==> design/flow/design.v <==
module cordicp(
  x,
  clk,
  rst,
  en,
  lookup,
  y,
  valid);
input [31:0] x;
input clk;
input en;
input rst;
input [2047:0] lookup;
wire [63:0] tab [31:0];
output reg [63:0] y;
output reg valid;
reg [63:0] x_reg;
reg [4:0] counter;
reg [1:0] state;
  parameter E_IDLE  = 2'd0;
  parameter E_CALC  = 2'd1;
always @ (posedge clk) begin
  if (rst == 1'b1) begin
    x_reg <= {16'h00, x, 16'h00};
    y <= 64'h0000_0001_0000_0000;  
    counter <= 4'b0;
    valid <= 1'b0;
    state <= E_IDLE;
  end else begin
  case (state)
    E_IDLE: begin
      x_reg <= {16'h00, x, 16'h00};
      valid <= 1'b0;
      if (en == 1'b1) begin
        state <= E_CALC;
        y <= 64'h0000_0001_0000_0000;  
      end
    end
    E_CALC: begin
      counter <= counter+1;
      if (x_reg > tab[counter]) begin
        x_reg <= x_reg - tab[counter];
        if (counter < 5'd16)
          y <= y << (5'd16 - counter);
        else
          y <= y + (y >> (counter - 5'd15));
      end
      if (counter == 5'd31) begin
        state <= E_IDLE;
        valid <= 1'b1;
      end
    end
  endcase
  end
end
genvar i;
generate
  for (i=0; i<32; i=i+1) begin : U
    assign tab[31-i] = lookup[(i*64+63):i*64];
  end
endgenerate
endmodule
module cordicn(
  x,
  clk,
  rst,
  en,
  lookup,
  y,
  valid);
input [31:0] x;
input clk;
input en;
input rst;
input [2047:0] lookup;
wire [63:0] tab [31:0];
output reg [63:0] y;
output reg valid;
reg [63:0] x_reg;
reg [4:0] counter;
reg [1:0] state;
  parameter E_IDLE  = 2'd0;
  parameter E_CALC  = 2'd1;
always @ (posedge clk) begin
  if (rst == 1'b1) begin
    x_reg <= {16'h00, x, 16'h00};
    y <= 64'h0000_0001_0000_0000;  
    counter <= 4'b0;
    valid <= 1'b0;
    state <= E_IDLE;
  end else begin
  case (state)
    E_IDLE: begin
      x_reg <= {16'h00, x, 16'h00};
      valid <= 1'b0;
      if (en == 1'b1) begin
        state <= E_CALC;
        y <= 64'h0000_0001_0000_0000;  
      end
    end
    E_CALC: begin
      counter <= counter+1;
      if (x_reg > tab[counter]) begin
        x_reg <= x_reg - tab[counter];
        if (counter < 5'd16)
          y <= y >> (5'd16 - counter);
        else
          y <= y - (y >> (counter - 5'd14));
      end
      if (counter == 5'd31) begin
        state <= E_IDLE;
        valid <= 1'b1;
      end 
    end
  endcase
  end
end
genvar i;
generate
  for (i=0; i<32; i=i+1) begin : U
    assign tab[31-i] = lookup[(i*64+63):i*64];
  end
endgenerate
endmodule
module top
(
  clk,
  rst,
  x,
  en,
  epx,
  sinhx,
  coshx,
  valid
);
input             clk;
input             rst;
input      [31:0] x;
input             en;
output reg [31:0] epx;
       reg [31:0] enx;
output reg [31:0] sinhx;
output reg [31:0] coshx;
output reg        valid;
wire [2047:0] lookupp;
wire [2047:0] lookupn;
wire   [31:0] w_sinhx;
wire   [31:0] w_coshx;
wire   [63:0] w_epx;
wire   [63:0] w_enx;
wire          w_valid;
wire          validp;
wire          validn;
cordicp epos (
  .x      (x),
  .clk    (clk),
  .rst    (rst),
  .en     (en),
  .lookup (lookupp),
  .y      (w_epx),
  .valid  (validp)
);
cordicn eneg (
  .x      (x),
  .clk    (clk),
  .rst    (rst),
  .en     (en),
  .lookup (lookupn),
  .y      (w_enx),
  .valid  (validn)
);
always @ (posedge clk) begin
  if (rst == 1'b1) begin
    epx   <= 32'b0;
    enx   <= 32'b0;
    sinhx <= 32'b0;
    coshx <= 32'b0;
    valid <=  1'b0;
  end else begin
  if (validp == 1'b1)
    epx <= w_epx[47:16];
  if (validn == 1'b1)
    enx <= w_enx[47:16];
  sinhx <= w_sinhx;
  coshx <= w_coshx;
  valid <= w_valid;
  end
end
assign w_sinhx = (w_epx [47:16] - w_enx [47:16]) >> 1;
assign w_coshx = (w_epx [47:16] + w_enx [47:16]) >> 1;
assign w_valid = validn & validp;
assign lookupp = { 
  64'h0000_000B_1721_7F7D,    
  64'h0000_000A_65AF_6785,    
  64'h0000_0009_B43D_4F8D,    
  64'h0000_0009_02CB_3795,    
  64'h0000_0008_5159_1F9D,    
  64'h0000_0007_9FE7_07A6,    
  64'h0000_0006_EE74_EFAE,    
  64'h0000_0006_3D02_D7B6,    
  64'h0000_0005_8B90_BFBE,    
  64'h0000_0004_DA1E_A7C6,    
  64'h0000_0004_28AC_8FCE,    
  64'h0000_0003_773A_77D7,    
  64'h0000_0002_C5C8_5FDF,   
  64'h0000_0002_1456_47E7,   
  64'h0000_0001_62E4_2FEF,   
  64'h0000_0000_B172_17F7,   
  64'h0000_0000_67CC_8FB2,   
  64'h0000_0000_391F_EF8F,   
  64'h0000_0000_1E27_076E,  
  64'h0000_0000_0F85_1860, 
  64'h0000_0000_07E0_A6C3, 
  64'h0000_0000_03F8_1516, 
  64'h0000_0000_01FE_02A6, 
  64'h0000_0000_00FF_8055, 
  64'h0000_0000_007F_E00A,
  64'h0000_0000_003F_F801,
  64'h0000_0000_001F_FE00,
  64'h0000_0000_000F_FF80,
  64'h0000_0000_0007_FFE0,
  64'h0000_0000_0003_FFF8,
  64'h0000_0000_0001_FFFE,
  64'h0000_0000_0000_FFFF
  };
assign lookupn = {
    64'h0000_000B_1721_7F7D,      
    64'h0000_000A_65AF_6785,      
    64'h0000_0009_B43D_4F8D,      
    64'h0000_0009_02CB_3795,      
    64'h0000_0008_5159_1F9D,      
    64'h0000_0007_9FE7_07A6,      
    64'h0000_0006_EE74_EFAE,      
    64'h0000_0006_3D02_D7B6,      
    64'h0000_0005_8B90_BFBE,      
    64'h0000_0004_DA1E_A7C6,      
    64'h0000_0004_28AC_8FCE,      
    64'h0000_0003_773A_77D7,      
    64'h0000_0002_C5C8_5FDF,     
    64'h0000_0002_1456_47E7,     
    64'h0000_0001_62E4_2FEF,     
    64'h0000_0000_B172_17F7, 
    64'h0000_0000_49A5_8844, 
    64'h0000_0000_222F_1D04, 
    64'h0000_0000_1085_98B5, 
    64'h0000_0000_0820_AEC4, 
    64'h0000_0000_0408_1596,
    64'h0000_0000_0202_02AE,
    64'h0000_0000_0100_8055,
    64'h0000_0000_0080_200A,
    64'h0000_0000_0040_0801,
    64'h0000_0000_0020_0200,
    64'h0000_0000_0010_0080,
    64'h0000_0000_0008_0020,
    64'h0000_0000_0004_0008,
    64'h0000_0000_0002_0002,
    64'h0000_0000_0001_0000,
    64'h0000_0000_0000_8000
    };
endmodule
==> design/flow/run.sh <==
#!/bin/bash
# the make line also repeats each setting of config.mk as NAME=value (left out here)
make -C /OpenROAD-flow-scripts/flow DESIGN_CONFIG=/design/flow/config.mk WORK_HOME=/design/flow/orfs CLKGATE_MAP_FILE= finish
==> design/flow/config.mk <==
export PLATFORM = sky130hd
export DESIGN_NAME = top
export DESIGN_NICKNAME = top
export VERILOG_FILES = /design/flow/design.v
export SDC_FILE = /design/flow/constraint.sdc
export NUM_CORES = 4
export LEC_CHECK = 0
export ABC_AREA = 0
export CAP_MARGIN = 10
export CELL_PAD_IN_SITES_GLOBAL_PLACEMENT = 3
export CORE_ASPECT_RATIO = 1.16
export CORE_MARGIN = 2
export CORE_UTILIZATION = 47
export CTS_CLUSTER_DIAMETER = 364
export CTS_CLUSTER_SIZE = 93
export GPL_TIMING_DRIVEN = 1
export MIN_ROUTING_LAYER = met2
export PLACE_DENSITY = 0.76
export SLEW_MARGIN = 30
export TNS_END_PERCENT = 55
==> design/flow/constraint.sdc <==
create_clock -name core_clock -period 5.6 [get_ports {clk}]
set_input_delay 1.1200 -clock core_clock [delete_from_list [all_inputs] [get_ports {clk}]]
set_output_delay 1.1200 -clock core_clock [all_outputs]
set_load 0.01 [all_outputs]
==> results of run 1 <==
==> results.py, run 1 <==
# Generated from Yosys and OpenROAD reports
metrics = {
    "logic_synthesis": {
        "ys_types": 99,
        "top_cell_area_share_pct": 15.0,
        "ys_sh_xor_pct": 6.06,
        "syn_area_sq_um": 40400,
        "ys_seq_share_pct": 19.7,
        "synth_cells": 5545,
        "simple_gate_share_pct": 20.8,
        "ys_cells": 5545,
        "most_common_cell": "nor2_1",
        "yosys_area_sq_um": 40400,
        "area_leaders": "dfxtp_1 15%, mux2i_1 10%, ha_1 8.5%, nor2_1 6.5%, a21oi_1 6.4%",
        "synth-edff-count": 64,
        "logic_family": "AND-OR/OR-AND gates",
        "yosysWarnings": 3,
        "avgSynthCellArea_sq_um": 7.29,
        "yosysTopAreaCell": "dfxtp_1",
        "synthArstFlopShare_pct": 0,
        "ff_type": "dfxtp_1",
        "mux_area_share_pct": 12.7,
        "ys_sh_adder_pct": 8.80,
        "synthAoiAreaFrac_pct": 26.5,
        "synth_flops": 367,
        "netlist_top_cells_count": "703 x nor2_1, 533 x nand2_1, 515 x a21oi_1",
    },
    "floorplan": {
        "die_y_um": 320,
        "coreArea_sq_um": 85000,
        "fp_util_pct": 47.6,
        "fp.dieW_um": 276,
        "rows": 115,
        "chipArea_sq_um": 88400,
    },
    "run_status": {
        "outcome": "aborted with a tool error",
        "lastStage": "global placement without I/O",
        "toolErrorMsg": "[ERROR GPL-0301] Utilization 108.480 % exceeds 100%.",
    },
}
==> inputs of run 2 (changes only) <==
Settings changed: CAP_MARGIN 10 to 0, CELL_PAD_IN_SITES_GLOBAL_PLACEMENT 3 to 0, CORE_ASPECT_RATIO 1.16 to default, CORE_UTILIZATION 47 to 63, CTS_CLUSTER_DIAMETER 364 to default, CTS_CLUSTER_SIZE 93 to default, GPL_TIMING_DRIVEN 1 to default, MAX_ROUTING_LAYER from default to met4, MIN_ROUTING_LAYER met2 to default, PLACE_DENSITY 0.76 to default, PLACE_DENSITY_LB_ADDON from default to 0.04, SETUP_SLACK_MARGIN from default to 0.87, SLEW_MARGIN 30 to 25.
Clock period 5.6 ns to 7.18 ns, I/O delays scaled along.
==> results.py, run 2 <==
# Physical implementation metrics
metrics = {
    "run_status": {
        "outcome": "no timing/DRC/antenna violations",
    },
    "logic_synthesis": {
        "most_common_cell": "nor2_1",
        "simple_gate_share_pct": 20.8,
        "ys_types": 99,
        "ys_seq_share_pct": 19.7,
        "ff_type": "dfxtp_1",
        "area_leaders": "dfxtp_1 15%, mux2i_1 10%, ha_1 8.5%, nor2_1 6.5%, a21oi_1 6.4%",
        "synth_flops": 367,
        "ys_sh_xor_pct": 6.06,
        "avgSynthCellArea_sq_um": 7.29,
        "logic_family": "AND-OR/OR-AND gates",
        "ys_sh_adder_pct": 8.80,
        "synth_cells": 5545,
        "ys_cells": 5545,
        "synth-edff-count": 64,
        "synthAoiAreaFrac_pct": 26.5,
        "synthArstFlopShare_pct": 0,
        "top_cell_area_share_pct": 15.0,
        "netlist_top_cells_count": "703 x nor2_1, 533 x nand2_1, 515 x a21oi_1",
        "yosys_area_sq_um": 40400,
        "mux_area_share_pct": 12.7,
        "syn_area_sq_um": 40400,
        "yosysWarnings": 3,
        "yosysTopAreaCell": "dfxtp_1",
    },
    "floorplan": {
        "fp_util_pct": 63.9,
        "die_y_um": 257,
        "chipArea_sq_um": 66200,
        "io_pins": 132,
        "rows": 92,
        "coreArea_sq_um": 63300,
        "fp.dieW_um": 257,
    },
    "clock_tree": {
        "cts_buffers": 46,
        "cts.sinks": 367,
        "root_buffer": "clkbuf_16",
        "max-clock-path-buffers": 3,
        "path_clk_slew_ns": 0.06,
        "clk_latency_ns": 0.62,
        "cts_tree": "yes",
        "cts_hold_buffers": 0,
        "h-tree-depth": 2,
    },
    "routing": {
        "num_vias": 43900,
        "drt_iter0_markers": 6107,
        "wl_um": 150000,
        "drt-pass1-iter-count": 7,
        "drc": 0,
        "via_per_inst": 6.87,
        "routedWlPerCell_um": 23.5,
        "antenna_left": 0,
    },
    "final_layout": {
        "finalNonFillerCells": 6394,
        "nNetsFinal": 5822,
        "synthToLayoutAreaGrowth_pct": 11.9,
    },
    "final_timing": {
        "period_minus_slack_ns": 6.25,
        "rsz0062_at_grt": "yes",
        "min_period_over_period_pct": 87.0,
        "setup_viol": 0,
        "hold_violations": 0,
        "skew_ns": 0.0354,
        "worst_pin_slew_ns": 1.18,
        "max_slew_margin_pct": 20.7,
        "max_freq_mhz": 160,
        "drv_slew": 0,
        "setup_tns_ns": 0,
    },
    "hold_path": {
        "min_to": "eneg.x_reg[0]",
        "hold_start": "eneg.x_reg[0]",
        "whs_path_depth": 1,
        "hold_class": "flip-flop to flip-flop",
    },
    "worst_setup_path": {
        "crit_path_start_kind": "flip-flop",
        "cp_max_fo": 20,
        "crit_cells": 26,
        "crit_path_end": "eneg.y[56]",
        "setup.worst_path.start": "eneg.counter[1]",
        "path_common_cell": "mux2i_1",
        "path_class": "flip-flop to flip-flop",
        "arrival_ns": 6.75,
        "cpPeakStageDelay_ns": 0.42,
        "r2r_end": "eneg.y[56]",
        "worst-path-buf-inv": 4,
        "worstPathRequired_ns": 7.68,
        "crit_slowest_cell": "or3b_1",
        "path_delay_family": "AND-OR/OR-AND gates",
        "rrSetupSlack_ns": 0.93,
        "reg2regPathDepth": 26,
        "reg2reg_from": "eneg.counter[1]",
        "worst_setup_path_end_kind": "flip-flop",
    },
    "power": {
        "p_leak_nw": 19.7,
        "p_int_w": 0.00623,
        "cellPowerDensity_nw_per_um2": 251,
        "power_top_consumer": "combinational cells",
        "clockPowerShare_pct": 22.9,
        "powerSeq_w": 0.00246,
        "p_sw_share_pct": 45.2,
        "p_comb_w": 0.00631,
        "seqPwrFrac_pct": 21.6,
        "p_switching_w": 0.00514,
        "clk-power_w": 0.00260,
        "power_frac_comb_pct": 55.5,
        "peakVddDrop_uv": 232,
    },
    "global_route": {
        "grt_pass1_vias": 40300,
        "track_usage_pct": 44.1,
        "grt_max_degree": 83,
        "antenna_found_initial": 6,
        "grt_pass1_wl_um": 228000,
        "grt_overflow": 0,
    },
    "job": {
        "cap_violations": 0,
        "warning_count": 68,
    },
    "place": {
        "place.gp.congestion": 1.10,
        "dp_cells": 6245,
        "dp_hpwl_um": 111000,
        "port_buffers": 129,
    },
}
## run 2: cell type report
class | instances | area (sq um)
fill | 5155 | 18100
clock inverter | 26 | 343
timing repair buffer | 300 | 2750
antenna | 4 | 10.0
timing repair inverter | 2 | 15.0
sequential | 367 | 8010
clock buffer | 60 | 1340
inverter | 163 | 626
tap | 846 | 1060
multi-input combinational | 4626 | 31100
## run 2: stage by stage
step                      instance area, sq um  util (%)  total power, W  hold slack [ns]  setup slack, ns
after detailed placement                 42500      67.2         0.00828            0.447            0.381
after global routing                     45200      71.5          0.0119            0.492            0.688
after global placement                   42500      67.2         0.00823            0.435            0.594
after CTS                                44500      70.2          0.0109            0.460            0.732
final                                    45200      71.5          0.0114            0.463            0.933
after floorplan                          40700         -         0.00671            0.426            0.875
## run 2: routing by layer
metal | GRT usage [%] | part of all wire, % | vias to the layer above
li1 | - | - | 20100
met1 | 57.7 | 40 | 20300
met2 | 65.9 | 43 | 2962
met3 | 8.07 | 11 | 568
met4 | 20.6 | 5.7 | 0
met5 | - | 0 | -
## run 2: timing repair
action / in CTS / in global routing
setup endpoints to repair: 118 / 230
buffers inserted: 13 / 42
pin swaps: 1 / 17
endpoints found under the hold margin: 0 / 0
resized: 23 / 106
cloned: 3 / 1
==> inputs of run 3 (changes only) <==
Settings changed: ABC_AREA 0 to default, CAP_MARGIN 0 to 20, CELL_PAD_IN_SITES_GLOBAL_PLACEMENT 0 to 1, CORE_ASPECT_RATIO from default to 0.58, CORE_UTILIZATION 63 to 38, CTS_CLUSTER_SIZE from default to 72, GPL_ROUTABILITY_DRIVEN from default to 1, MAX_ROUTING_LAYER met4 to met5, MIN_ROUTING_LAYER from default to met2, PLACE_DENSITY_LB_ADDON 0.04 to 0.1, SETUP_SLACK_MARGIN 0.87 to 0.69, SLEW_MARGIN 25 to 40, TNS_END_PERCENT 55 to 60.
Clock period 7.18 ns to 7.05 ns, I/O delays scaled along.
==> results.py, run 3 <==
# Generated from Yosys and OpenROAD reports
metrics = {
    "place": {
        "port_buffers": 129,
        "dp_cells": 6951,
        "dpl-instance-area_sq_um": 44500,
        "place.gp.congestion": 1.11,
        "dp_hpwl_um": 151000,
    },
    "clock_tree": {
        "max-clock-path-buffers": 3,
        "h-tree-depth": 2,
        "cts.sinks": 367,
        "root_buffer": "clkbuf_16",
        "cts_hold_buffers": 0,
        "cts_buffers": 44,
    },
    "floorplan": {
        "chipArea_sq_um": 109000,
        "fp_util_pct": 38.2,
        "fp.dieW_um": 432,
        "io_pins": 132,
        "die_y_um": 252,
        "coreArea_sq_um": 106000,
        "rows": 91,
    },
    "logic_synthesis": {
        "logic_family": "AND-OR/OR-AND gates",
        "ys_sh_adder_pct": 8.80,
        "ys_cells": 5545,
        "ys_sh_xor_pct": 6.06,
        "area_leaders": "dfxtp_1 15%, mux2i_1 10%, ha_1 8.5%, nor2_1 6.5%, a21oi_1 6.4%",
        "ys_seq_share_pct": 19.7,
        "ys_types": 99,
        "synth-edff-count": 64,
        "simple_gate_share_pct": 20.8,
        "synthArstFlopShare_pct": 0,
        "mux_area_share_pct": 12.7,
        "yosys_area_sq_um": 40400,
        "avgSynthCellArea_sq_um": 7.29,
        "ff_type": "dfxtp_1",
        "netlist_top_cells_count": "703 x nor2_1, 533 x nand2_1, 515 x a21oi_1",
        "yosysTopAreaCell": "dfxtp_1",
        "top_cell_area_share_pct": 15.0,
        "synth_flops": 367,
        "synth_cells": 5545,
        "most_common_cell": "nor2_1",
        "syn_area_sq_um": 40400,
        "yosysWarnings": 3,
        "synthAoiAreaFrac_pct": 26.5,
    },
    "global_route": {
        "track_usage_pct": 66.6,
        "grt_overflow": 326,
    },
    "run_status": {
        "lastStage": "global routing",
        "toolErrorMsg": "[ERROR GRT-0116] Global routing finished with congestion. Check the congestion regions in the DRC Viewer.",
        "outcome": "aborted with a tool error",
    },
}
## run 3: metal layers
layer  GRT overflow  track usage, %
met4              8            33.7
met3            273            87.0
met5             44            61.0
met2              1            66.4
met1              -               -
## run 3: per-stage QoR
step                      hold WS, ns  power, W  worst slack [ns]
after CTS                       0.468    0.0119             0.595
after detailed placement        0.442   0.00921            0.0514
after global placement          0.440   0.00929           -0.0791
after floorplan                 0.426   0.00683             0.691
## run 3: repair_timing
item | 4_1_cts
pin swaps | 4
setup endpoints to repair | 115
gates resized | 45
setup buffers | 17
==> inputs of run 4 (changes only) <==
Settings changed: CELL_PAD_IN_SITES_GLOBAL_PLACEMENT 1 to default, CORE_ASPECT_RATIO 0.58 to default, CORE_UTILIZATION 38 to 72, CTS_CLUSTER_DIAMETER from default to 373, CTS_CLUSTER_SIZE 72 to default, GPL_ROUTABILITY_DRIVEN 1 to default, MAX_ROUTING_LAYER met5 to default, MIN_ROUTING_LAYER met2 to default, PLACE_DENSITY from default to 0.95, PLACE_DENSITY_LB_ADDON 0.1 to default, SETUP_SLACK_MARGIN 0.69 to default, SLEW_MARGIN 40 to 20, TNS_END_PERCENT 60 to default.
Clock period 7.05 ns to 4.06 ns, I/O delays scaled along.
==> results.py, run 4 <==
# Generated from Yosys and OpenROAD reports
metrics = {
    "logic_synthesis": {
        "synthAoiAreaFrac_pct": 26.5,
        "yosysTopAreaCell": "dfxtp_1",
        "avgSynthCellArea_sq_um": 7.29,
        "netlist_top_cells_count": "703 x nor2_1, 533 x nand2_1, 515 x a21oi_1",
        "ys_sh_xor_pct": 6.06,
        "ys_seq_share_pct": 19.7,
        "mux_area_share_pct": 12.7,
        "yosys_area_sq_um": 40400,
        "synth_cells": 5545,
        "ys_types": 99,
        "ys_sh_adder_pct": 8.80,
        "area_leaders": "dfxtp_1 15%, mux2i_1 10%, ha_1 8.5%, nor2_1 6.5%, a21oi_1 6.4%",
        "most_common_cell": "nor2_1",
        "ys_cells": 5545,
        "simple_gate_share_pct": 20.8,
        "syn_area_sq_um": 40400,
        "top_cell_area_share_pct": 15.0,
        "logic_family": "AND-OR/OR-AND gates",
        "synth-edff-count": 64,
        "ff_type": "dfxtp_1",
        "synthArstFlopShare_pct": 0,
        "synth_flops": 367,
        "yosysWarnings": 3,
    },
    "floorplan": {
        "rows": 86,
        "fp_util_pct": 73.1,
        "coreArea_sq_um": 55300,
        "io_pins": 132,
        "chipArea_sq_um": 58100,
        "fp.dieW_um": 241,
        "die_y_um": 241,
    },
    "place": {
        "dpl-instance-area_sq_um": 52900,
        "port_buffers": 129,
        "pre_cts_slack_ns": -2.38,
        "dp_hpwl_um": 171000,
        "dp_cells": 7395,
        "place.gp.congestion": 1.31,
    },
    "run_status": {
        "outcome": "aborted with a tool error",
        "lastStage": "clock tree synthesis",
        "toolErrorMsg": "[ERROR DPL-0038] Utilization greater than 100%, impossible to legalize",
    },
}
-- run 4: per-stage QoR --
stage | hold WS (ns) | power [W]
3_5_place_dp | 0.453 | 0.0191
3_3_place_gp | 0.433 | 0.0175
2_1_floorplan | 0.426 | 0.0125
==> inputs of run 5 (changes only) <==
Settings changed: CTS_CLUSTER_DIAMETER 373 to default, CTS_CLUSTER_SIZE from default to 38, MAX_ROUTING_LAYER from default to met4, PLACE_DENSITY 0.95 to 0.6.
Clock period 4.06 ns to 5.14 ns, I/O delays scaled along.
==> results.py, run 5 <==
# Generated from Yosys and OpenROAD reports
metrics = {
    "run_status": {
        "outcome": "aborted with a tool error",
        "lastStage": "clock tree synthesis",
        "toolErrorMsg": "[ERROR DPL-0038] Utilization greater than 100%, impossible to legalize",
    },
    "place": {
        "pre_cts_slack_ns": -0.864,
        "place.gp.congestion": 1.16,
        "port_buffers": 129,
        "dpl-instance-area_sq_um": 50400,
        "dp_hpwl_um": 131000,
    },
    "logic_synthesis": {
        "yosysTopAreaCell": "dfxtp_1",
        "synthAoiAreaFrac_pct": 26.5,
        "simple_gate_share_pct": 20.8,
        "most_common_cell": "nor2_1",
        "synth_flops": 367,
        "yosysWarnings": 3,
        "ys_types": 99,
        "synthArstFlopShare_pct": 0,
        "syn_area_sq_um": 40400,
        "synth_cells": 5545,
        "avgSynthCellArea_sq_um": 7.29,
        "synth-edff-count": 64,
        "ys_sh_adder_pct": 8.80,
        "top_cell_area_share_pct": 15.0,
        "netlist_top_cells_count": "703 x nor2_1, 533 x nand2_1, 515 x a21oi_1",
        "ys_seq_share_pct": 19.7,
        "ff_type": "dfxtp_1",
        "yosys_area_sq_um": 40400,
        "logic_family": "AND-OR/OR-AND gates",
        "ys_cells": 5545,
        "mux_area_share_pct": 12.7,
        "ys_sh_xor_pct": 6.06,
        "area_leaders": "dfxtp_1 15%, mux2i_1 10%, ha_1 8.5%, nor2_1 6.5%, a21oi_1 6.4%",
    },
    "floorplan": {
        "chipArea_sq_um": 58100,
        "coreArea_sq_um": 55300,
        "io_pins": 132,
        "die_y_um": 241,
        "rows": 86,
        "fp.dieW_um": 241,
        "fp_util_pct": 73.1,
    },
}
-- run 5: stage by stage --
step	utilization [%]	TNS, ns	cells	hold slack, ns
2_1_floorplan	-	-113.75	5546	0.426
3_3_place_gp	91.2	-47.17	7080	0.438
3_5_place_dp	91.2	-117.24	7080	0.448
==> inputs of run 6 (changes only) <==
Settings changed: ABC_AREA from default to 0, CAP_MARGIN 20 to 0, CELL_PAD_IN_SITES_GLOBAL_PLACEMENT from default to 0, CTS_CLUSTER_SIZE 38 to 39, PLACE_DENSITY 0.6 to default, PLACE_DENSITY_LB_ADDON from default to 0.04, SETUP_SLACK_MARGIN from default to 0.87, SLEW_MARGIN 20 to 25, TNS_END_PERCENT from default to 55.
Clock period 5.14 ns to 6.57 ns, I/O delays scaled along.
==> results.py, run 6 <==
# Generated from Yosys and OpenROAD reports
metrics = {
    "place": {
        "dp_hpwl_um": 108000,
        "dp_cells": 6155,
        "dpl-instance-area_sq_um": 42800,
        "port_buffers": 129,
        "place.gp.congestion": 1.22,
    },
    "logic_synthesis": {
        "most_common_cell": "nor2_1",
        "mux_area_share_pct": 12.7,
        "logic_family": "AND-OR/OR-AND gates",
        "yosysTopAreaCell": "dfxtp_1",
        "synth-edff-count": 64,
        "synthArstFlopShare_pct": 0,
        "synth_flops": 367,
        "ys_sh_adder_pct": 8.80,
        "synth_cells": 5545,
        "ys_seq_share_pct": 19.7,
        "top_cell_area_share_pct": 15.0,
        "ys_cells": 5545,
        "netlist_top_cells_count": "703 x nor2_1, 533 x nand2_1, 515 x a21oi_1",
        "ff_type": "dfxtp_1",
        "ys_types": 99,
        "ys_sh_xor_pct": 6.06,
        "synthAoiAreaFrac_pct": 26.5,
        "yosysWarnings": 3,
        "avgSynthCellArea_sq_um": 7.29,
        "area_leaders": "dfxtp_1 15%, mux2i_1 10%, ha_1 8.5%, nor2_1 6.5%, a21oi_1 6.4%",
        "yosys_area_sq_um": 40400,
        "simple_gate_share_pct": 20.8,
        "syn_area_sq_um": 40400,
    },
    "run_status": {
        "toolErrorMsg": "[ERROR GRT-0232] Routing congestion too high. Check the congestion heatmap in the GUI.",
        "lastStage": "global routing",
        "outcome": "aborted with a tool error",
    },
    "floorplan": {
        "fp_util_pct": 73.1,
        "io_pins": 132,
        "coreArea_sq_um": 55300,
        "die_y_um": 241,
        "rows": 86,
        "chipArea_sq_um": 58100,
        "fp.dieW_um": 241,
    },
    "clock_tree": {
        "root_buffer": "clkbuf_16",
        "max-clock-path-buffers": 3,
        "h-tree-depth": 2,
        "cts.sinks": 367,
        "cts_hold_buffers": 0,
        "cts_buffers": 44,
    },
    "global_route": {
        "grt_overflow": 1192,
        "track_usage_pct": 86.5,
    },
}
==> run 6: routing by layer <==
layer / global-route usage (%) / GRT overflow
met5: - / -
met4: 83.0 / 291
met3: 73.1 / 129
met2: 99.5 / 678
met1: 85.6 / 94
==> run 6: metrics by stage <==
step | total power [W] | util (%) | hold slack (ns) | setup WS (ns)
global placement | 0.00907 | 77.4 | 0.439 | 0.171
detailed placement | 0.00917 | 77.4 | 0.456 | 0.236
floorplan | 0.00750 | - | 0.426 | 0.354
CTS | 0.0122 | 83.0 | 0.467 | 0.813
==> run 6: repair_timing <==
| item | in CTS |
|---|---|
| setup buffers | 111 |
| pin swaps | 55 |
| cloned | 8 |
| resized | 137 |
| setup endpoints to repair | 246 |
==> inputs of run 7 (changes only) <==
Settings changed: ABC_AREA 0 to default, CAP_MARGIN 0 to 20, CELL_PAD_IN_SITES_GLOBAL_PLACEMENT 0 to default, CORE_UTILIZATION 72 to 66, CTS_CLUSTER_DIAMETER from default to 42, CTS_CLUSTER_SIZE 39 to default, PLACE_DENSITY from default to 0.6, PLACE_DENSITY_LB_ADDON 0.04 to default, SETUP_SLACK_MARGIN 0.87 to 1.45, SLEW_MARGIN 25 to 20, TNS_END_PERCENT 55 to default.
Clock period 6.57 ns to 5.11 ns, I/O delays scaled along.
==> results.py, run 7 <==
# Generated from Yosys and OpenROAD reports
metrics = {
    "logic_synthesis": {
        "synthArstFlopShare_pct": 0,
        "yosysTopAreaCell": "dfxtp_1",
        "yosysWarnings": 3,
        "avgSynthCellArea_sq_um": 7.29,
        "simple_gate_share_pct": 20.8,
        "synth-edff-count": 64,
        "ys_types": 99,
        "synth_cells": 5545,
        "most_common_cell": "nor2_1",
        "ys_seq_share_pct": 19.7,
        "logic_family": "AND-OR/OR-AND gates",
        "synthAoiAreaFrac_pct": 26.5,
        "mux_area_share_pct": 12.7,
        "syn_area_sq_um": 40400,
        "ys_cells": 5545,
        "ys_sh_xor_pct": 6.06,
        "synth_flops": 367,
        "top_cell_area_share_pct": 15.0,
        "ff_type": "dfxtp_1",
        "ys_sh_adder_pct": 8.80,
        "area_leaders": "dfxtp_1 15%, mux2i_1 10%, ha_1 8.5%, nor2_1 6.5%, a21oi_1 6.4%",
        "yosys_area_sq_um": 40400,
        "netlist_top_cells_count": "703 x nor2_1, 533 x nand2_1, 515 x a21oi_1",
    },
    "run_status": {
        "toolErrorMsg": "[ERROR GRT-0116] Global routing finished with congestion. Check the congestion regions in the DRC Viewer.",
        "lastStage": "global routing",
        "outcome": "aborted with a tool error",
    },
    "place": {
        "dpl-instance-area_sq_um": 50800,
        "place.gp.congestion": 1.16,
        "dp_hpwl_um": 125000,
        "port_buffers": 129,
    },
    "floorplan": {
        "chipArea_sq_um": 63300,
        "die_y_um": 252,
        "io_pins": 132,
        "coreArea_sq_um": 60500,
        "fp.dieW_um": 252,
        "rows": 90,
        "fp_util_pct": 66.9,
    },
    "clock_tree": {
        "root_buffer": "clkbuf_16",
        "cts_buffers": 69,
        "max-clock-path-buffers": 3,
        "h-tree-depth": 3,
        "cts.sinks": 367,
        "cts_hold_buffers": 0,
    },
    "global_route": {
        "grt_overflow": 407,
        "track_usage_pct": 87.2,
    },
}
[run 7: stage by stage]
step                      total power [W]  worst slack (ns)  setup TNS [ns]  std cells
after floorplan                   0.00988             -1.10         -120.98       5546
after global placement             0.0138            -0.725          -65.85       7149
after detailed placement           0.0141            -0.915         -100.42       7149
after CTS                          0.0202            -0.502          -48.94       7408
[run 7: timing repair]
action | in CTS
cloned | 13
endpoints found under the setup margin | 336
buffers inserted | 118
resized | 378
pin swaps | 137
[run 7: routing by layer]
metal	track usage [%]	overflow
met1	85.8	18
met2	97.3	184
met3	77.2	53
met4	85.1	152
met5	-	-
==> inputs of run 8 (changes only) <==
Settings changed: ABC_AREA from default to 0, CAP_MARGIN 20 to 0, CELL_PAD_IN_SITES_GLOBAL_PLACEMENT from default to 0, CORE_UTILIZATION 66 to 63, CTS_CLUSTER_DIAMETER 42 to default, PLACE_DENSITY 0.6 to default, SETUP_SLACK_MARGIN 1.45 to -0.28, SLEW_MARGIN 20 to 25, TNS_END_PERCENT from default to 55.
Clock period 5.11 ns to 5.26 ns, I/O delays scaled along.
==> results.py, run 8 <==
# Generated from Yosys and OpenROAD reports
metrics = {
    "run_status": {
        "outcome": "aborted with a tool error",
        "lastStage": "global routing",
        "toolErrorMsg": "[ERROR GRT-0232] Routing congestion too high. Check the congestion heatmap in the GUI.",
    },
    "logic_synthesis": {
        "yosysWarnings": 3,
        "top_cell_area_share_pct": 15.0,
        "ff_type": "dfxtp_1",
        "logic_family": "AND-OR/OR-AND gates",
        "mux_area_share_pct": 12.7,
        "yosys_area_sq_um": 40400,
        "netlist_top_cells_count": "703 x nor2_1, 533 x nand2_1, 515 x a21oi_1",
        "ys_cells": 5545,
        "synthArstFlopShare_pct": 0,
        "ys_seq_share_pct": 19.7,
        "ys_sh_adder_pct": 8.80,
        "synthAoiAreaFrac_pct": 26.5,
        "avgSynthCellArea_sq_um": 7.29,
        "synth-edff-count": 64,
        "syn_area_sq_um": 40400,
        "most_common_cell": "nor2_1",
        "ys_types": 99,
        "synth_flops": 367,
        "yosysTopAreaCell": "dfxtp_1",
        "synth_cells": 5545,
        "ys_sh_xor_pct": 6.06,
        "simple_gate_share_pct": 20.8,
        "area_leaders": "dfxtp_1 15%, mux2i_1 10%, ha_1 8.5%, nor2_1 6.5%, a21oi_1 6.4%",
    },
    "clock_tree": {
        "cts_buffers": 45,
        "max-clock-path-buffers": 3,
        "cts.sinks": 367,
        "cts_hold_buffers": 0,
        "root_buffer": "clkbuf_16",
        "h-tree-depth": 2,
    },
    "floorplan": {
        "chipArea_sq_um": 66200,
        "rows": 92,
        "die_y_um": 257,
        "coreArea_sq_um": 63300,
        "fp.dieW_um": 257,
        "io_pins": 132,
        "fp_util_pct": 63.9,
    },
    "place": {
        "place.gp.congestion": 1.15,
        "dp_hpwl_um": 128000,
        "dp_cells": 7204,
        "port_buffers": 129,
        "pre_cts_slack_ns": -0.721,
    },
    "global_route": {
        "grt_overflow": 275,
        "track_usage_pct": 76.8,
    },
}
==> run 8: stage by stage <==
step           instance area (sq um)  total power (W)  hold WS (ns)
2_1_floorplan                  41400          0.00943         0.426
3_3_place_gp                   50500           0.0134         0.437
3_5_place_dp                   50500           0.0136         0.441
4_1_cts                        53100           0.0173         0.469
==> run 8: metal layers <==
metal  global-route usage [%]  GRT overflow
met2                     93.7           148
met1                     79.1             4
met4                     69.2           109
met3                     55.5            14
met5                        -             -
==> run 8: what timing repair did <==
action,in CTS
setup endpoints to repair,216
cloned,5
setup buffers,45
gates resized,157
pin swaps,41
==> inputs of run 9 (changes only) <==
Settings changed: ABC_AREA 0 to 1, CAP_MARGIN 0 to 20, CELL_PAD_IN_SITES_GLOBAL_PLACEMENT 0 to default, CORE_ASPECT_RATIO from default to 1.32, CORE_UTILIZATION 63 to 72, CTS_CLUSTER_DIAMETER from default to 399, CTS_CLUSTER_SIZE from default to 10, MAX_ROUTING_LAYER met4 to default, PLACE_DENSITY from default to 0.35, SETUP_SLACK_MARGIN -0.28 to default, SLEW_MARGIN 25 to 20, TNS_END_PERCENT 55 to 5.
Clock period 5.26 ns to 3.78 ns, I/O delays scaled along.
==> results.py, run 9 <==
# Generated from Yosys and OpenROAD reports
metrics = {
    "logic_synthesis": {
        "ys_sh_adder_pct": 7.54,
        "synth_flops": 367,
        "ys_seq_share_pct": 16.9,
        "avgSynthCellArea_sq_um": 5.41,
        "ys_types": 58,
        "ff_type": "dfxtp_1",
        "most_common_cell": "nand2_1",
        "synthAoiAreaFrac_pct": 15.0,
        "top_cell_area_share_pct": 21.4,
        "synth-edff-count": 64,
        "synth_cells": 8723,
        "synthArstFlopShare_pct": 0,
        "yosys_area_sq_um": 47200,
        "ys_sh_xor_pct": 2.19,
        "syn_area_sq_um": 47200,
        "logic_family": "simple AND/OR/NAND/NOR gates",
        "area_leaders": "nand2_1 21%, dfxtp_1 13%, nand3_1 12%, inv_1 9.1%, ha_1 7.3%",
        "yosysTopAreaCell": "nand2_1",
        "yosysWarnings": 3,
        "simple_gate_share_pct": 45.4,
        "mux_area_share_pct": 0.681,
        "netlist_top_cells_count": "2689 x nand2_1, 1146 x inv_1, 1121 x nand3_1",
        "ys_cells": 8723,
    },
    "floorplan": {
        "chipArea_sq_um": 67700,
        "io_pins": 132,
        "coreArea_sq_um": 64700,
        "fp.dieW_um": 227,
        "die_y_um": 298,
        "fp_util_pct": 73.0,
        "rows": 107,
    },
    "place": {
        "port_buffers": 129,
        "dp_hpwl_um": 186000,
        "place.gp.congestion": 1.32,
    },
    "run_status": {
        "lastStage": "clock tree synthesis",
        "toolErrorMsg": "[ERROR DPL-0033] detailed placement checks failed during check placement.",
        "outcome": "aborted with a tool error",
    },
}
==> run 9: through the flow <==
step	total power (W)	cell area (sq um)	setup WS (ns)	cells	setup TNS, ns
floorplan	0.0186	47400	-0.179	8724	-31.22
global placement	0.0288	59700	-0.704	10800	-155.15
detailed placement	0.0303	59700	-1.32	10800	-296.07
==> inputs of run 10 (changes only) <==
Settings changed: CAP_MARGIN 20 to 30, CTS_CLUSTER_DIAMETER 399 to 258, PLACE_DENSITY 0.35 to 0.6, SETUP_SLACK_MARGIN from default to 1.08.
==> results.py, run 10 <==
# Generated from Yosys and OpenROAD reports
metrics = {
    "run_status": {
        "outcome": "aborted with a tool error",
        "lastStage": "clock tree synthesis",
        "toolErrorMsg": "[ERROR DPL-0033] detailed placement checks failed during check placement.",
    },
    "logic_synthesis": {
        "avgSynthCellArea_sq_um": 5.41,
        "synthArstFlopShare_pct": 0,
        "top_cell_area_share_pct": 21.4,
        "yosysWarnings": 3,
        "ys_sh_xor_pct": 2.19,
        "synth_cells": 8723,
        "yosysTopAreaCell": "nand2_1",
        "logic_family": "simple AND/OR/NAND/NOR gates",
        "area_leaders": "nand2_1 21%, dfxtp_1 13%, nand3_1 12%, inv_1 9.1%, ha_1 7.3%",
        "netlist_top_cells_count": "2689 x nand2_1, 1146 x inv_1, 1121 x nand3_1",
        "mux_area_share_pct": 0.681,
        "most_common_cell": "nand2_1",
        "ys_cells": 8723,
        "simple_gate_share_pct": 45.4,
        "ys_types": 58,
        "ys_sh_adder_pct": 7.54,
        "synthAoiAreaFrac_pct": 15.0,
        "yosys_area_sq_um": 47200,
        "ys_seq_share_pct": 16.9,
        "ff_type": "dfxtp_1",
        "synth_flops": 367,
        "synth-edff-count": 64,
        "syn_area_sq_um": 47200,
    },
    "floorplan": {
        "fp.dieW_um": 227,
        "fp_util_pct": 73.0,
        "coreArea_sq_um": 64700,
        "chipArea_sq_um": 67700,
        "die_y_um": 298,
        "rows": 107,
        "io_pins": 132,
    },
    "place": {
        "port_buffers": 129,
        "dp_hpwl_um": 186000,
        "dpl-instance-area_sq_um": 59700,
        "place.gp.congestion": 1.32,
    },
}
==> run 10: stage by stage <==
stage,power [W],instances,setup slack [ns]
3_3_place_gp,0.0288,10800,-0.704
3_5_place_dp,0.0303,10800,-1.27
2_1_floorplan,0.0186,8724,-0.179
==> inputs of run 11 (changes only) <==
Settings changed: ABC_AREA 1 to default, CAP_MARGIN 30 to 20, CORE_ASPECT_RATIO 1.32 to default, CTS_CLUSTER_DIAMETER 258 to default, CTS_CLUSTER_SIZE 10 to 42, SETUP_SLACK_MARGIN 1.08 to 0.52, TNS_END_PERCENT 5 to default.
Clock period 3.78 ns to 4.06 ns, I/O delays scaled along.
==> results.py, run 11 <==
# Generated from Yosys and OpenROAD reports
metrics = {
    "run_status": {
        "outcome": "aborted with a tool error",
        "lastStage": "clock tree synthesis",
        "toolErrorMsg": "[ERROR DPL-0038] Utilization greater than 100%, impossible to legalize",
    },
    "logic_synthesis": {
        "yosysTopAreaCell": "dfxtp_1",
        "synth-edff-count": 64,
        "synthArstFlopShare_pct": 0,
        "netlist_top_cells_count": "703 x nor2_1, 533 x nand2_1, 515 x a21oi_1",
        "ff_type": "dfxtp_1",
        "ys_sh_adder_pct": 8.80,
        "ys_sh_xor_pct": 6.06,
        "yosysWarnings": 3,
        "synthAoiAreaFrac_pct": 26.5,
        "yosys_area_sq_um": 40400,
        "logic_family": "AND-OR/OR-AND gates",
        "syn_area_sq_um": 40400,
        "mux_area_share_pct": 12.7,
        "top_cell_area_share_pct": 15.0,
        "simple_gate_share_pct": 20.8,
        "avgSynthCellArea_sq_um": 7.29,
        "area_leaders": "dfxtp_1 15%, mux2i_1 10%, ha_1 8.5%, nor2_1 6.5%, a21oi_1 6.4%",
        "synth_cells": 5545,
        "ys_seq_share_pct": 19.7,
        "ys_types": 99,
        "ys_cells": 5545,
        "synth_flops": 367,
        "most_common_cell": "nor2_1",
    },
    "floorplan": {
        "die_y_um": 241,
        "chipArea_sq_um": 58100,
        "io_pins": 132,
        "fp_util_pct": 73.1,
        "rows": 86,
        "fp.dieW_um": 241,
        "coreArea_sq_um": 55300,
    },
    "place": {
        "pre_cts_slack_ns": -2.68,
        "dp_hpwl_um": 158000,
        "dp_cells": 7433,
        "place.gp.congestion": 1.25,
        "port_buffers": 129,
    },
}
[run 11: metrics by stage]
| stage | instance area [sq um] | TNS [ns] | total power (W) |
|---|---|---|---|
| detailed placement | 53200 | -520.73 | 0.0188 |
| floorplan | 42100 | -446.73 | 0.0125 |
| global placement | 53200 | -380.48 | 0.0176 |
==> inputs of run 12 (changes only) <==
Settings changed: CTS_CLUSTER_DIAMETER from default to 378, CTS_CLUSTER_SIZE 42 to 44, SETUP_SLACK_MARGIN 0.52 to -0.33, TNS_END_PERCENT from default to 5.
Clock period 4.06 ns to 3.25 ns, I/O delays scaled along.
==> results.py, run 12 <==
# Generated from Yosys and OpenROAD reports
metrics = {
    "logic_synthesis": {
        "synthAoiAreaFrac_pct": 26.5,
        "ff_type": "dfxtp_1",
        "most_common_cell": "nor2_1",
        "synth_flops": 367,
        "avgSynthCellArea_sq_um": 7.29,
        "logic_family": "AND-OR/OR-AND gates",
        "synth_cells": 5545,
        "syn_area_sq_um": 40400,
        "yosysWarnings": 3,
        "synthArstFlopShare_pct": 0,
        "ys_sh_adder_pct": 8.80,
        "area_leaders": "dfxtp_1 15%, mux2i_1 10%, ha_1 8.5%, nor2_1 6.5%, a21oi_1 6.4%",
        "synth-edff-count": 64,
        "yosysTopAreaCell": "dfxtp_1",
        "ys_cells": 5545,
        "ys_seq_share_pct": 19.7,
        "simple_gate_share_pct": 20.8,
        "ys_types": 99,
        "top_cell_area_share_pct": 15.0,
        "yosys_area_sq_um": 40400,
        "ys_sh_xor_pct": 6.06,
        "mux_area_share_pct": 12.7,
        "netlist_top_cells_count": "703 x nor2_1, 533 x nand2_1, 515 x a21oi_1",
    },
    "floorplan": {
        "fp.dieW_um": 241,
        "chipArea_sq_um": 58100,
        "coreArea_sq_um": 55300,
        "io_pins": 132,
        "fp_util_pct": 73.1,
        "rows": 86,
        "die_y_um": 241,
    },
    "run_status": {
        "lastStage": "detailed placement",
        "toolErrorMsg": "[ERROR DPL-0033] detailed placement checks failed during check placement.",
        "outcome": "aborted with a tool error",
    },
    "place": {
        "port_buffers": 129,
        "place.gp.congestion": 1.24,
    },
}
==> run 12: stage by stage <==
step	instance area [sq um]	setup WS [ns]	hold WS (ns)	setup TNS, ns
after floorplan	41000	-2.98	0.426	-807.76
after global placement	53900	-2.41	0.435	-665.95
==> inputs of run 13 (changes only) <==
Settings changed: CTS_CLUSTER_SIZE 44 to default, SETUP_SLACK_MARGIN -0.33 to -0.35, TNS_END_PERCENT 5 to 100.
Clock period 3.25 ns to 3.46 ns, I/O delays scaled along.
==> results.py, run 13 <==
# Generated from Yosys and OpenROAD reports
metrics = {
    "run_status": {
        "outcome": "aborted with a tool error",
        "lastStage": "detailed placement",
        "toolErrorMsg": "Error: detail_place.tcl, 38 bad optional access",
    },
    "logic_synthesis": {
        "ys_sh_adder_pct": 8.80,
        "ys_sh_xor_pct": 6.06,
        "mux_area_share_pct": 12.7,
        "synthArstFlopShare_pct": 0,
        "synth-edff-count": 64,
        "netlist_top_cells_count": "703 x nor2_1, 533 x nand2_1, 515 x a21oi_1",
        "syn_area_sq_um": 40400,
        "most_common_cell": "nor2_1",
        "ys_cells": 5545,
        "ys_seq_share_pct": 19.7,
        "top_cell_area_share_pct": 15.0,
        "synthAoiAreaFrac_pct": 26.5,
        "yosys_area_sq_um": 40400,
        "ff_type": "dfxtp_1",
        "ys_types": 99,
        "simple_gate_share_pct": 20.8,
        "synth_cells": 5545,
        "yosysTopAreaCell": "dfxtp_1",
        "yosysWarnings": 3,
        "logic_family": "AND-OR/OR-AND gates",
        "synth_flops": 367,
        "avgSynthCellArea_sq_um": 7.29,
        "area_leaders": "dfxtp_1 15%, mux2i_1 10%, ha_1 8.5%, nor2_1 6.5%, a21oi_1 6.4%",
    },
    "floorplan": {
        "rows": 86,
        "fp.dieW_um": 241,
        "fp_util_pct": 73.1,
        "coreArea_sq_um": 55300,
        "io_pins": 132,
        "chipArea_sq_um": 58100,
        "die_y_um": 241,
    },
    "place": {
        "place.gp.congestion": 1.20,
        "port_buffers": 129,
    },
}
## run 13: through the flow
| step | std cells | instance area [sq um] | setup WS (ns) |
|---|---|---|---|
| 2_1_floorplan | 5546 | 41800 | -2.75 |
| 3_3_place_gp | 7524 | 53700 | -2.17 |
==> inputs of run 14 (changes only) <==
Settings changed: ABC_AREA from default to 0, CAP_MARGIN 20 to 0, CELL_PAD_IN_SITES_GLOBAL_PLACEMENT from default to 3, CORE_ASPECT_RATIO from default to 1.16, CORE_UTILIZATION 72 to 47, CTS_CLUSTER_DIAMETER 378 to 364, CTS_CLUSTER_SIZE from default to 93, GPL_TIMING_DRIVEN from default to 0, MIN_ROUTING_LAYER from default to met2, PLACE_DENSITY 0.6 to 0.76, SETUP_SLACK_MARGIN -0.35 to default, SLEW_MARGIN 20 to 15, TNS_END_PERCENT 100 to 55.
Clock period 3.46 ns to 5.6 ns, I/O delays scaled along.
==> results.py, run 14 <==
# Generated from Yosys and OpenROAD reports
metrics = {
    "logic_synthesis": {
        "synthArstFlopShare_pct": 0,
        "logic_family": "AND-OR/OR-AND gates",
        "avgSynthCellArea_sq_um": 7.29,
        "top_cell_area_share_pct": 15.0,
        "netlist_top_cells_count": "703 x nor2_1, 533 x nand2_1, 515 x a21oi_1",
        "ys_seq_share_pct": 19.7,
        "ys_types": 99,
        "mux_area_share_pct": 12.7,
        "simple_gate_share_pct": 20.8,
        "syn_area_sq_um": 40400,
        "yosysWarnings": 3,
        "yosys_area_sq_um": 40400,
        "synth-edff-count": 64,
        "most_common_cell": "nor2_1",
        "ys_cells": 5545,
        "synth_cells": 5545,
        "ys_sh_adder_pct": 8.80,
        "synth_flops": 367,
        "area_leaders": "dfxtp_1 15%, mux2i_1 10%, ha_1 8.5%, nor2_1 6.5%, a21oi_1 6.4%",
        "ff_type": "dfxtp_1",
        "synthAoiAreaFrac_pct": 26.5,
        "ys_sh_xor_pct": 6.06,
        "yosysTopAreaCell": "dfxtp_1",
    },
    "run_status": {
        "toolErrorMsg": "[ERROR GPL-0301] Utilization 108.480 % exceeds 100%.",
        "outcome": "aborted with a tool error",
        "lastStage": "global placement without I/O",
    },
    "floorplan": {
        "fp.dieW_um": 276,
        "chipArea_sq_um": 88400,
        "fp_util_pct": 47.6,
        "die_y_um": 320,
        "rows": 115,
        "coreArea_sq_um": 85000,
    },
}
==> inputs of run 15 (changes only) <==
Settings changed: ABC_AREA 0 to 1, CAP_MARGIN 0 to 20, CELL_PAD_IN_SITES_GLOBAL_PLACEMENT 3 to default, CORE_ASPECT_RATIO 1.16 to default, CORE_UTILIZATION 47 to 72, CTS_CLUSTER_DIAMETER 364 to 381, CTS_CLUSTER_SIZE 93 to 20, GPL_TIMING_DRIVEN 0 to default, MIN_ROUTING_LAYER met2 to default, PLACE_DENSITY 0.76 to 0.79, SETUP_SLACK_MARGIN from default to 0.28, SLEW_MARGIN 15 to 20, TNS_END_PERCENT 55 to default.
Clock period 5.6 ns to 3.18 ns, I/O delays scaled along.
==> results.py, run 15 <==
# Generated from Yosys and OpenROAD reports
metrics = {
    "run_status": {
        "outcome": "aborted with a tool error",
        "lastStage": "clock tree synthesis",
        "toolErrorMsg": "[ERROR DPL-0038] Utilization greater than 100%, impossible to legalize",
    },
    "logic_synthesis": {
        "ys_types": 58,
        "avgSynthCellArea_sq_um": 5.41,
        "synth_flops": 367,
        "yosysTopAreaCell": "nand2_1",
        "synth-edff-count": 64,
        "logic_family": "simple AND/OR/NAND/NOR gates",
        "simple_gate_share_pct": 45.4,
        "syn_area_sq_um": 47200,
        "netlist_top_cells_count": "2689 x nand2_1, 1146 x inv_1, 1121 x nand3_1",
        "top_cell_area_share_pct": 21.4,
        "yosys_area_sq_um": 47200,
        "yosysWarnings": 3,
        "ys_sh_adder_pct": 7.54,
        "synthAoiAreaFrac_pct": 15.0,
        "synthArstFlopShare_pct": 0,
        "ff_type": "dfxtp_1",
        "mux_area_share_pct": 0.681,
        "area_leaders": "nand2_1 21%, dfxtp_1 13%, nand3_1 12%, inv_1 9.1%, ha_1 7.3%",
        "synth_cells": 8723,
        "ys_sh_xor_pct": 2.19,
        "ys_seq_share_pct": 16.9,
        "ys_cells": 8723,
        "most_common_cell": "nand2_1",
    },
    "floorplan": {
        "io_pins": 132,
        "fp_util_pct": 73.0,
        "coreArea_sq_um": 64700,
        "chipArea_sq_um": 67600,
        "rows": 93,
        "die_y_um": 260,
        "fp.dieW_um": 260,
    },
    "place": {
        "place.gp.congestion": 1.26,
        "dp_hpwl_um": 196000,
        "port_buffers": 129,
        "pre_cts_slack_ns": -1.71,
    },
}
[run 15: through the flow]
step                      hold WS, ns  cells  area [sq um]
after detailed placement        0.458  11000         61100
after global placement          0.433  11000         61100
after floorplan                 0.415   8724         47900
==> inputs of run 16 (changes only) <==
Settings changed: ABC_AREA 1 to 0, CELL_PAD_IN_SITES_GLOBAL_PLACEMENT from default to 0, CORE_UTILIZATION 72 to 63, CTS_CLUSTER_DIAMETER 381 to 257, CTS_CLUSTER_SIZE 20 to default, MAX_ROUTING_LAYER from default to met4, PLACE_DENSITY 0.79 to default, PLACE_DENSITY_LB_ADDON from default to 0.04, SETUP_SLACK_MARGIN 0.28 to 0.87, SLEW_MARGIN 20 to 25, TNS_END_PERCENT from default to 55.
Clock period 3.18 ns to 6.0 ns, I/O delays scaled along.
==> results.py, run 16 <==
# Generated from Yosys and OpenROAD reports
metrics = {
    "global_route": {
        "grt_overflow": 293,
        "track_usage_pct": 76.4,
    },
    "logic_synthesis": {
        "mux_area_share_pct": 12.7,
        "yosys_area_sq_um": 40400,
        "ys_sh_adder_pct": 8.80,
        "ff_type": "dfxtp_1",
        "ys_seq_share_pct": 19.7,
        "area_leaders": "dfxtp_1 15%, mux2i_1 10%, ha_1 8.5%, nor2_1 6.5%, a21oi_1 6.4%",
        "ys_sh_xor_pct": 6.06,
        "most_common_cell": "nor2_1",
        "synth-edff-count": 64,
        "synthArstFlopShare_pct": 0,
        "yosysTopAreaCell": "dfxtp_1",
        "synth_flops": 367,
        "synthAoiAreaFrac_pct": 26.5,
        "ys_cells": 5545,
        "avgSynthCellArea_sq_um": 7.29,
        "yosysWarnings": 3,
        "synth_cells": 5545,
        "simple_gate_share_pct": 20.8,
        "logic_family": "AND-OR/OR-AND gates",
        "ys_types": 99,
        "netlist_top_cells_count": "703 x nor2_1, 533 x nand2_1, 515 x a21oi_1",
        "top_cell_area_share_pct": 15.0,
        "syn_area_sq_um": 40400,
    },
    "clock_tree": {
        "root_buffer": "clkbuf_16",
        "cts.sinks": 367,
        "h-tree-depth": 2,
        "cts_buffers": 45,
        "max-clock-path-buffers": 3,
        "cts_hold_buffers": 0,
    },
    "floorplan": {
        "io_pins": 132,
        "die_y_um": 257,
        "rows": 92,
        "chipArea_sq_um": 66200,
        "coreArea_sq_um": 63300,
        "fp.dieW_um": 257,
        "fp_util_pct": 63.9,
    },
    "run_status": {
        "lastStage": "global routing",
        "toolErrorMsg": "[ERROR GRT-0232] Routing congestion too high. Check the congestion heatmap in the GUI.",
        "outcome": "aborted with a tool error",
    },
    "place": {
        "dpl-instance-area_sq_um": 44300,
        "place.gp.congestion": 1.11,
        "port_buffers": 129,
        "dp_hpwl_um": 115000,
    },
}
run 16: what timing repair did:
| item | in CTS |
|---|---|
| buffers inserted | 227 |
| gates cloned | 25 |
| hold endpoints to repair | 0 |
| pin swaps | 130 |
| resized | 409 |
| setup endpoints to repair | 303 |
run 16: metal layers:
metal	global-route usage [%]	GRT overflow
met2	90.7	123
met1	79.3	22
met4	68.4	106
met3	58.0	42
met5	-	-
run 16: metrics by stage:
step | cells | total power [W] | setup WS, ns | hold slack, ns
floorplan | 5546 | 0.00833 | -0.213 | 0.426
global placement | 6398 | 0.0104 | 0.0999 | 0.434
detailed placement | 6398 | 0.0105 | -0.0367 | 0.444
CTS | 6731 | 0.0144 | 0.367 | 0.461
==> inputs of run 17 (changes only) <==
Settings changed: ABC_AREA 0 to default, CELL_PAD_IN_SITES_GLOBAL_PLACEMENT 0 to default, CORE_UTILIZATION 63 to 72, CTS_CLUSTER_DIAMETER 257 to default, CTS_CLUSTER_SIZE from default to 40, PLACE_DENSITY_LB_ADDON 0.04 to 0.26, SETUP_SLACK_MARGIN 0.87 to -0.55, SLEW_MARGIN 25 to 20, TNS_END_PERCENT 55 to default.
Clock period 6.0 ns to 5.47 ns, I/O delays scaled along.
==> results.py, run 17 <==
# Generated from Yosys and OpenROAD reports
metrics = {
    "run_status": {
        "outcome": "aborted with a tool error",
        "lastStage": "global routing",
        "toolErrorMsg": "[ERROR GRT-0116] Global routing finished with congestion. Check the congestion regions in the DRC Viewer.",
    },
    "clock_tree": {
        "h-tree-depth": 2,
        "root_buffer": "clkbuf_16",
        "cts_buffers": 44,
        "max-clock-path-buffers": 3,
        "cts.sinks": 367,
    },
    "logic_synthesis": {
        "netlist_top_cells_count": "703 x nor2_1, 533 x nand2_1, 515 x a21oi_1",
        "ys_sh_adder_pct": 8.80,
        "yosysWarnings": 3,
        "yosys_area_sq_um": 40400,
        "top_cell_area_share_pct": 15.0,
        "simple_gate_share_pct": 20.8,
        "ff_type": "dfxtp_1",
        "ys_types": 99,
        "ys_sh_xor_pct": 6.06,
        "area_leaders": "dfxtp_1 15%, mux2i_1 10%, ha_1 8.5%, nor2_1 6.5%, a21oi_1 6.4%",
        "synth_flops": 367,
        "avgSynthCellArea_sq_um": 7.29,
        "mux_area_share_pct": 12.7,
        "ys_seq_share_pct": 19.7,
        "synthArstFlopShare_pct": 0,
        "ys_cells": 5545,
        "logic_family": "AND-OR/OR-AND gates",
        "most_common_cell": "nor2_1",
        "syn_area_sq_um": 40400,
        "synthAoiAreaFrac_pct": 26.5,
        "synth-edff-count": 64,
        "synth_cells": 5545,
        "yosysTopAreaCell": "dfxtp_1",
    },
    "floorplan": {
        "die_y_um": 241,
        "io_pins": 132,
        "chipArea_sq_um": 58100,
        "rows": 86,
        "coreArea_sq_um": 55300,
        "fp_util_pct": 73.1,
        "fp.dieW_um": 241,
    },
    "place": {
        "dp_hpwl_um": 124000,
        "dpl-instance-area_sq_um": 47800,
        "port_buffers": 129,
        "place.gp.congestion": 1.21,
    },
    "global_route": {
        "track_usage_pct": 86.8,
        "grt_overflow": 612,
    },
}
## run 17: per-layer routing
metal,GRT usage [%],GRT overflow
met1,86.0,76
met2,95.9,295
met3,78.9,94
met4,82.0,147
met5,-,-
## run 17: timing repair
action,CTS
pin swaps,10
hold buffers,0
setup endpoints to repair,31
buffers inserted,16
resized,89
cloned,2
## run 17: per-stage QoR
stage               TNS [ns]  instances  hold WS (ns)  total power (W)  setup slack, ns
CTS                   -68.17       6936         0.458           0.0162           -0.583
detailed placement    -32.54       6837         0.446           0.0124           -0.794
global placement       -5.26       6837         0.435           0.0120           -0.498
floorplan             -85.13       5546         0.426          0.00887           -0.754
==> inputs of run 18 (changes only) <==
Settings changed: ABC_AREA from default to 1, CORE_ASPECT_RATIO from default to 1.32, CTS_CLUSTER_DIAMETER from default to 258, CTS_CLUSTER_SIZE 40 to 10, MAX_ROUTING_LAYER met4 to default, PLACE_DENSITY from default to 0.6, PLACE_DENSITY_LB_ADDON 0.26 to default, SETUP_SLACK_MARGIN -0.55 to 1.07, SLEW_MARGIN 20 to 40, TNS_END_PERCENT from default to 5.
Clock period 5.47 ns to 3.78 ns, I/O delays scaled along.
==> results.py, run 18 <==
# Generated from Yosys and OpenROAD reports
metrics = {
    "run_status": {
        "outcome": "aborted with a tool error",
        "lastStage": "clock tree synthesis",
        "toolErrorMsg": "[ERROR DPL-0033] detailed placement checks failed during check placement.",
    },
    "floorplan": {
        "rows": 107,
        "die_y_um": 298,
        "fp_util_pct": 73.0,
        "chipArea_sq_um": 67700,
        "coreArea_sq_um": 64700,
        "fp.dieW_um": 227,
        "io_pins": 132,
    },
    "logic_synthesis": {
        "yosysTopAreaCell": "nand2_1",
        "logic_family": "simple AND/OR/NAND/NOR gates",
        "simple_gate_share_pct": 45.4,
        "ys_cells": 8723,
        "ys_sh_adder_pct": 7.54,
        "synthAoiAreaFrac_pct": 15.0,
        "yosys_area_sq_um": 47200,
        "synth_flops": 367,
        "netlist_top_cells_count": "2689 x nand2_1, 1146 x inv_1, 1121 x nand3_1",
        "synth_cells": 8723,
        "top_cell_area_share_pct": 21.4,
        "avgSynthCellArea_sq_um": 5.41,
        "ys_types": 58,
        "mux_area_share_pct": 0.681,
        "area_leaders": "nand2_1 21%, dfxtp_1 13%, nand3_1 12%, inv_1 9.1%, ha_1 7.3%",
        "ff_type": "dfxtp_1",
        "yosysWarnings": 3,
        "syn_area_sq_um": 47200,
        "synthArstFlopShare_pct": 0,
        "ys_seq_share_pct": 16.9,
        "ys_sh_xor_pct": 2.19,
        "most_common_cell": "nand2_1",
        "synth-edff-count": 64,
    },
    "place": {
        "place.gp.congestion": 1.32,
        "port_buffers": 129,
        "dp_hpwl_um": 186000,
        "dp_cells": 10800,
    },
}
run 18: per-stage QoR:
| stage | hold WS, ns | worst slack (ns) | util (%) | instance area (sq um) | setup TNS (ns) |
|---|---|---|---|---|---|
| detailed placement | 0.457 | -1.31 | 92.3 | 59700 | -293.42 |
| floorplan | 0.415 | -0.179 | - | 47400 | -31.22 |
| global placement | 0.441 | -0.704 | 92.3 | 59700 | -155.15 |
==> inputs of run 19 (changes only) <==
Settings changed: ABC_AREA 1 to default, CORE_ASPECT_RATIO 1.32 to default, CORE_UTILIZATION 72 to 66, CTS_CLUSTER_DIAMETER 258 to default, CTS_CLUSTER_SIZE 10 to default, MAX_ROUTING_LAYER from default to met4, SETUP_SLACK_MARGIN 1.07 to default, SLEW_MARGIN 40 to 20, TNS_END_PERCENT 5 to default.
Clock period 3.78 ns to 5.21 ns, I/O delays scaled along.
==> results.py, run 19 <==
# Generated from Yosys and OpenROAD reports
metrics = {
    "floorplan": {
        "die_y_um": 252,
        "io_pins": 132,
        "fp_util_pct": 66.9,
        "chipArea_sq_um": 63300,
        "fp.dieW_um": 252,
        "coreArea_sq_um": 60500,
        "rows": 90,
    },
    "logic_synthesis": {
        "logic_family": "AND-OR/OR-AND gates",
        "avgSynthCellArea_sq_um": 7.29,
        "ff_type": "dfxtp_1",
        "syn_area_sq_um": 40400,
        "synth-edff-count": 64,
        "ys_types": 99,
        "simple_gate_share_pct": 20.8,
        "ys_sh_adder_pct": 8.80,
        "synthArstFlopShare_pct": 0,
        "ys_cells": 5545,
        "area_leaders": "dfxtp_1 15%, mux2i_1 10%, ha_1 8.5%, nor2_1 6.5%, a21oi_1 6.4%",
        "synth_cells": 5545,
        "synth_flops": 367,
        "most_common_cell": "nor2_1",
        "ys_seq_share_pct": 19.7,
        "yosysTopAreaCell": "dfxtp_1",
        "ys_sh_xor_pct": 6.06,
        "yosys_area_sq_um": 40400,
        "netlist_top_cells_count": "703 x nor2_1, 533 x nand2_1, 515 x a21oi_1",
        "synthAoiAreaFrac_pct": 26.5,
        "mux_area_share_pct": 12.7,
        "top_cell_area_share_pct": 15.0,
        "yosysWarnings": 3,
    },
    "place": {
        "dp_hpwl_um": 120000,
        "port_buffers": 129,
        "place.gp.congestion": 1.12,
        "dpl-instance-area_sq_um": 50100,
    },
    "global_route": {
        "grt_overflow": 1974,
        "track_usage_pct": 94.8,
    },
    "run_status": {
        "lastStage": "global routing",
        "outcome": "aborted with a tool error",
        "toolErrorMsg": "[ERROR GRT-0232] Routing congestion too high. Check the congestion heatmap in the GUI.",
    },
    "clock_tree": {
        "h-tree-depth": 2,
        "root_buffer": "clkbuf_16",
        "cts_buffers": 44,
        "cts.sinks": 367,
        "max-clock-path-buffers": 3,
        "cts_hold_buffers": 0,
    },
}
## run 19: what timing repair did
item	CTS
pin swaps	74
gates resized	260
gates cloned	5
setup endpoints to repair	303
buffers inserted	62
## run 19: per-layer routing
metal	global-route usage [%]	overflow
met1	91.4	221
met2	105	1014
met3	85.0	235
met4	97.2	504
met5	-	-
## run 19: stage by stage
step,std cells,setup WS [ns]
4_1_cts,7231,-0.406
3_5_place_dp,7085,-0.748
3_3_place_gp,7085,-0.574
2_1_floorplan,5546,-0.999
Power is estimated from default activity; no workload was simulated.
